==> inputs of run F <==
==> flow/design.v <==
`timescale 1ns / 1ps
module gain_core #(
    parameter integer DWIDTH = 16,  
    parameter integer GWIDTH = 16,  
    parameter integer FBITS  = 12   
)(
    input  wire                     clk,
    input  wire                     rst_n,      
    input  wire                     ce,         
    input  wire                     en,         
    input  wire signed [DWIDTH-1:0] data_i,     
    input  wire signed [GWIDTH-1:0] data_gain,  
    output reg  signed [DWIDTH-1:0] data_o      
);
    wire signed [DWIDTH+GWIDTH-1:0] mult_raw;
    wire signed [DWIDTH+GWIDTH-1:0] mult_rounded;
    wire signed [DWIDTH+GWIDTH-1-FBITS:0] mult_scaled;
    localparam signed [DWIDTH-1:0] MAX_VAL = {1'b0, {(DWIDTH-1){1'b1}}};  
    localparam signed [DWIDTH-1:0] MIN_VAL = {1'b1, {(DWIDTH-1){1'b0}}};  
    assign mult_raw = data_i * data_gain;
    assign mult_rounded = mult_raw + (1 << (FBITS-1));
    assign mult_scaled = mult_rounded >>> FBITS;
    always @(posedge clk) begin
        if (!rst_n) begin
            data_o <= 0;
        end else if (ce) begin
            if (!en) begin
                data_o <= data_i;
            end else begin
                if (mult_scaled > MAX_VAL) begin
                    data_o <= MAX_VAL;
                end else if (mult_scaled < MIN_VAL) begin
                    data_o <= MIN_VAL;
                end else begin
                    data_o <= mult_scaled[DWIDTH-1:0];
                end
            end
        end
    end
endmodule
`timescale 1ns / 1ps
module axis_gain_wrapper #(
    parameter integer C_S_AXI_DATA_WIDTH = 32,
    parameter integer C_S_AXI_ADDR_WIDTH = 4,
    parameter integer AUDIO_WIDTH        = 16,
    parameter integer GAIN_FBITS         = 12
)(
    input  wire aclk,
    input  wire aresetn,
    input  wire [31:0] s_axis_tdata,
    input  wire        s_axis_tlast,
    input  wire        s_axis_tvalid,
    output wire        s_axis_tready,
    output wire [31:0] m_axis_tdata,
    output wire        m_axis_tlast,
    output wire        m_axis_tvalid,
    input  wire        m_axis_tready,
    input  wire [C_S_AXI_ADDR_WIDTH-1:0] s_axi_awaddr,
    input  wire                          s_axi_awvalid,
    output reg                           s_axi_awready,
    input  wire [C_S_AXI_DATA_WIDTH-1:0] s_axi_wdata,
    input  wire [3:0]                    s_axi_wstrb,
    input  wire                          s_axi_wvalid,
    output reg                           s_axi_wready,
    output reg  [1:0]                    s_axi_bresp,
    output reg                           s_axi_bvalid,
    input  wire                          s_axi_bready,
    input  wire [C_S_AXI_ADDR_WIDTH-1:0] s_axi_araddr,
    input  wire                          s_axi_arvalid,
    output reg                           s_axi_arready,
    output reg  [C_S_AXI_DATA_WIDTH-1:0] s_axi_rdata,
    output reg  [1:0]                    s_axi_rresp,
    output reg                           s_axi_rvalid,
    input  wire                          s_axi_rready
);
    reg [31:0] reg_control;
    reg [31:0] reg_gain_l;
    reg [31:0] reg_gain_r;
    wire [1:0] addr_w = s_axi_awaddr[3:2];
    wire [1:0] addr_r = s_axi_araddr[3:2];
    always @(posedge aclk) begin
        if (!aresetn) begin
            s_axi_awready <= 1'b0;
            s_axi_wready  <= 1'b0;
            s_axi_bvalid  <= 1'b0;
            s_axi_bresp   <= 2'b00;
            reg_control <= 32'b0;
            reg_gain_l  <= 32'h0000_1000;  
            reg_gain_r  <= 32'h0000_1000;
        end else begin
            if (!s_axi_awready && s_axi_awvalid && s_axi_wvalid) begin
                s_axi_awready <= 1'b1;
                s_axi_wready  <= 1'b1;
                case (addr_w)
                    2'h0: reg_control <= s_axi_wdata;
                    2'h1: reg_gain_l  <= s_axi_wdata;
                    2'h2: reg_gain_r  <= s_axi_wdata;
                    default: ;
                endcase
            end else begin
                s_axi_awready <= 1'b0;
                s_axi_wready  <= 1'b0;
            end
            if (s_axi_awready && !s_axi_bvalid) begin
                s_axi_bvalid <= 1'b1;
                s_axi_bresp  <= 2'b00;
            end else if (s_axi_bready) begin
                s_axi_bvalid <= 1'b0;
            end
        end
    end
    always @(posedge aclk) begin
        if (!aresetn) begin
            s_axi_arready <= 1'b0;
            s_axi_rvalid  <= 1'b0;
            s_axi_rdata   <= 32'b0;
            s_axi_rresp   <= 2'b00;
        end else begin
            if (!s_axi_arready && s_axi_arvalid) begin
                s_axi_arready <= 1'b1;
                s_axi_rvalid  <= 1'b1;
                case (addr_r)
                    2'h0: s_axi_rdata <= reg_control;
                    2'h1: s_axi_rdata <= reg_gain_l;
                    2'h2: s_axi_rdata <= reg_gain_r;
                    default: s_axi_rdata <= 32'b0;
                endcase
            end else begin
                s_axi_arready <= 1'b0;
                if (s_axi_rvalid && s_axi_rready)
                    s_axi_rvalid <= 1'b0;
            end
        end
    end
    reg valid_d;
    reg last_d;
    wire stream_ready = m_axis_tready || !valid_d;
    assign s_axis_tready = stream_ready;
    assign m_axis_tvalid = valid_d;
    assign m_axis_tlast  = last_d;
    wire core_ce     = stream_ready;
    wire gain_enable = reg_control[0];
    gain_core #(
        .DWIDTH(AUDIO_WIDTH),
        .GWIDTH(16),
        .FBITS (GAIN_FBITS)
    ) u_gain_l (
        .clk       (aclk),
        .rst_n     (aresetn),
        .ce        (core_ce),
        .en        (gain_enable),
        .data_i    (s_axis_tdata[15:0]),
        .data_gain (reg_gain_l[15:0]),
        .data_o    (m_axis_tdata[15:0])
    );
    gain_core #(
        .DWIDTH(AUDIO_WIDTH),
        .GWIDTH(16),
        .FBITS (GAIN_FBITS)
    ) u_gain_r (
        .clk       (aclk),
        .rst_n     (aresetn),
        .ce        (core_ce),
        .en        (gain_enable),
        .data_i    (s_axis_tdata[31:16]),
        .data_gain (reg_gain_r[15:0]),
        .data_o    (m_axis_tdata[31:16])
    );
    always @(posedge aclk) begin
        if (!aresetn) begin
            valid_d <= 1'b0;
            last_d  <= 1'b0;
        end else if (stream_ready) begin
            valid_d <= s_axis_tvalid;
            last_d  <= s_axis_tlast;
        end
    end
endmodule
==> flow/run.sh <==
#!/bin/bash
# the make line also repeats each setting of config.mk as NAME=value (left out here)
make -C /OpenROAD-flow-scripts/flow DESIGN_CONFIG=/design/flow/config.mk WORK_HOME=/design/flow/orfs CLKGATE_MAP_FILE= finish
==> flow/config.mk <==
export PLATFORM = sky130hd
export DESIGN_NAME = axis_gain_wrapper
export DESIGN_NICKNAME = axis_gain_wrapper
export VERILOG_FILES = /design/flow/design.v
export SDC_FILE = /design/flow/constraint.sdc
export NUM_CORES = 4
export LEC_CHECK = 0
export CAP_MARGIN = 20
export CORE_MARGIN = 2
export CORE_UTILIZATION = 66
export CTS_CLUSTER_DIAMETER = 218
export CTS_CLUSTER_SIZE = 31
export SLEW_MARGIN = 20
==> flow/constraint.sdc <==
create_clock -name core_clock -period 6.67 [get_ports {aclk}]
set_input_delay 1.3340 -clock core_clock [delete_from_list [all_inputs] [get_ports {aclk}]]
set_output_delay 1.3340 -clock core_clock [all_outputs]
set_load 0.01 [all_outputs]
==> inputs of run B, as changes to run F <==
CORE_ASPECT_RATIO = 0.59   (was default)
CORE_UTILIZATION = 40   (was 66)
CTS_CLUSTER_DIAMETER = default   (was 218)
CTS_CLUSTER_SIZE = default   (was 31)
GPL_TIMING_DRIVEN = 0   (was default)
HOLD_SLACK_MARGIN = 0.1   (was default)
TNS_END_PERCENT = 20   (was default)
==> flow/constraint.sdc (replaced) <==
create_clock -name core_clock -period 8.0 [get_ports {aclk}]
set_input_delay 1.6000 -clock core_clock [delete_from_list [all_inputs] [get_ports {aclk}]]
set_output_delay 1.6000 -clock core_clock [all_outputs]
set_load 0.01 [all_outputs]
==> inputs of run Y, as changes to run F <==
CORE_UTILIZATION = 64   (was 66)
CTS_CLUSTER_DIAMETER = default   (was 218)
CTS_CLUSTER_SIZE = default   (was 31)
PLACE_DENSITY = 0.35   (was default)
==> flow/constraint.sdc (replaced) <==
create_clock -name core_clock -period 12.1 [get_ports {aclk}]
set_input_delay 2.4200 -clock core_clock [delete_from_list [all_inputs] [get_ports {aclk}]]
set_output_delay 2.4200 -clock core_clock [all_outputs]
set_load 0.01 [all_outputs]
==> inputs of run A, as changes to run F <==
ABC_AREA = 1   (was default)
CORE_UTILIZATION = 60   (was 66)
CTS_CLUSTER_DIAMETER = 226   (was 218)
CTS_CLUSTER_SIZE = 97   (was 31)
PLACE_DENSITY = 0.4   (was default)
TNS_END_PERCENT = 10   (was default)
==> flow/constraint.sdc (replaced) <==
create_clock -name core_clock -period 5.01 [get_ports {aclk}]
set_input_delay 1.0020 -clock core_clock [delete_from_list [all_inputs] [get_ports {aclk}]]
set_output_delay 1.0020 -clock core_clock [all_outputs]
set_load 0.01 [all_outputs]
==> Changelog: implementation <==
## Flow update

- Status: finished with violations
- Fail Reasons: negative setup slack
- Final setup vio count: 32
- Post-route worst setup slack: -686.9 ps
- Tap Cells: 518
- Final WL: 82.43 mm
- Wire length per cell: 20.74 um
- Relative slew slack: 37.02%
- # Cells Yosys: 3002
- Syn_area_per_cell: 8.699 um^2
The numbers above come from run F.

==> Changelog: implementation <==
## Flow update

- Wire length per cell: 18.09 um
- Synth cell count leaders: nand2_1 (1028), inv_1 (945), fa_1 (524)
- Post-route worst setup slack: -1424 ps
- Final WL: 87.39 mm
- Syn_area_per_cell: 7.341 um^2
- Status: finished with violations
- Worst-Margin Slew: 928.1 ps
- Fail Reasons: negative setup slack
- Stages on worst setup path: 30
- GPL Wtd Cong: 0.9151
- Final setup vio count: 32
- Tap Cells: 600
- Worst skew pair latency: 470 ps
- Unrepaired setup endpoints after global routing: true
The numbers above come from run A.

==> Changelog: implementation <==
## Flow update

- Final WL: 81.34 mm
- Final setup vio count: 0
- Relative slew slack: 23.72%
- CTS H-tree lvls: 4
- GR Util met2: 30.58%
- First DRT Iteration DRCs: 2039
- Wire length per cell: 19.95 um
- # clk buffers: 20
- Tap Cells: 876
- RR Startpoint: reg_gain_r[10]$_SDFFE_PN0P_
- Status: finished clean
- TNS Setup: 0 ps
- Post-route worst setup slack: 162.7 ps
- # Cells Yosys: 3002
- Syn_area_per_cell: 8.699 um^2
The numbers above come from run B.

==> Changelog: implementation <==
## Flow update

- Status: finished clean
- Relative slew slack: 32.76%
- First DRT Iteration DRCs: 1329
- Post-route worst setup slack: 2296 ps
- Critical path launch point type: input port
- Final setup vio count: 0
- Wire length per cell: 18.76 um
- Tap Cells: 525
- Worst skew pair latency: 470 ps
- CTS Sinks: 166
- # Cells Yosys: 3002
- Total design power: 2.003 mW
- Final WL: 66.93 mm
The numbers above come from run Y.

Power is estimated from default activity; no workload was simulated.
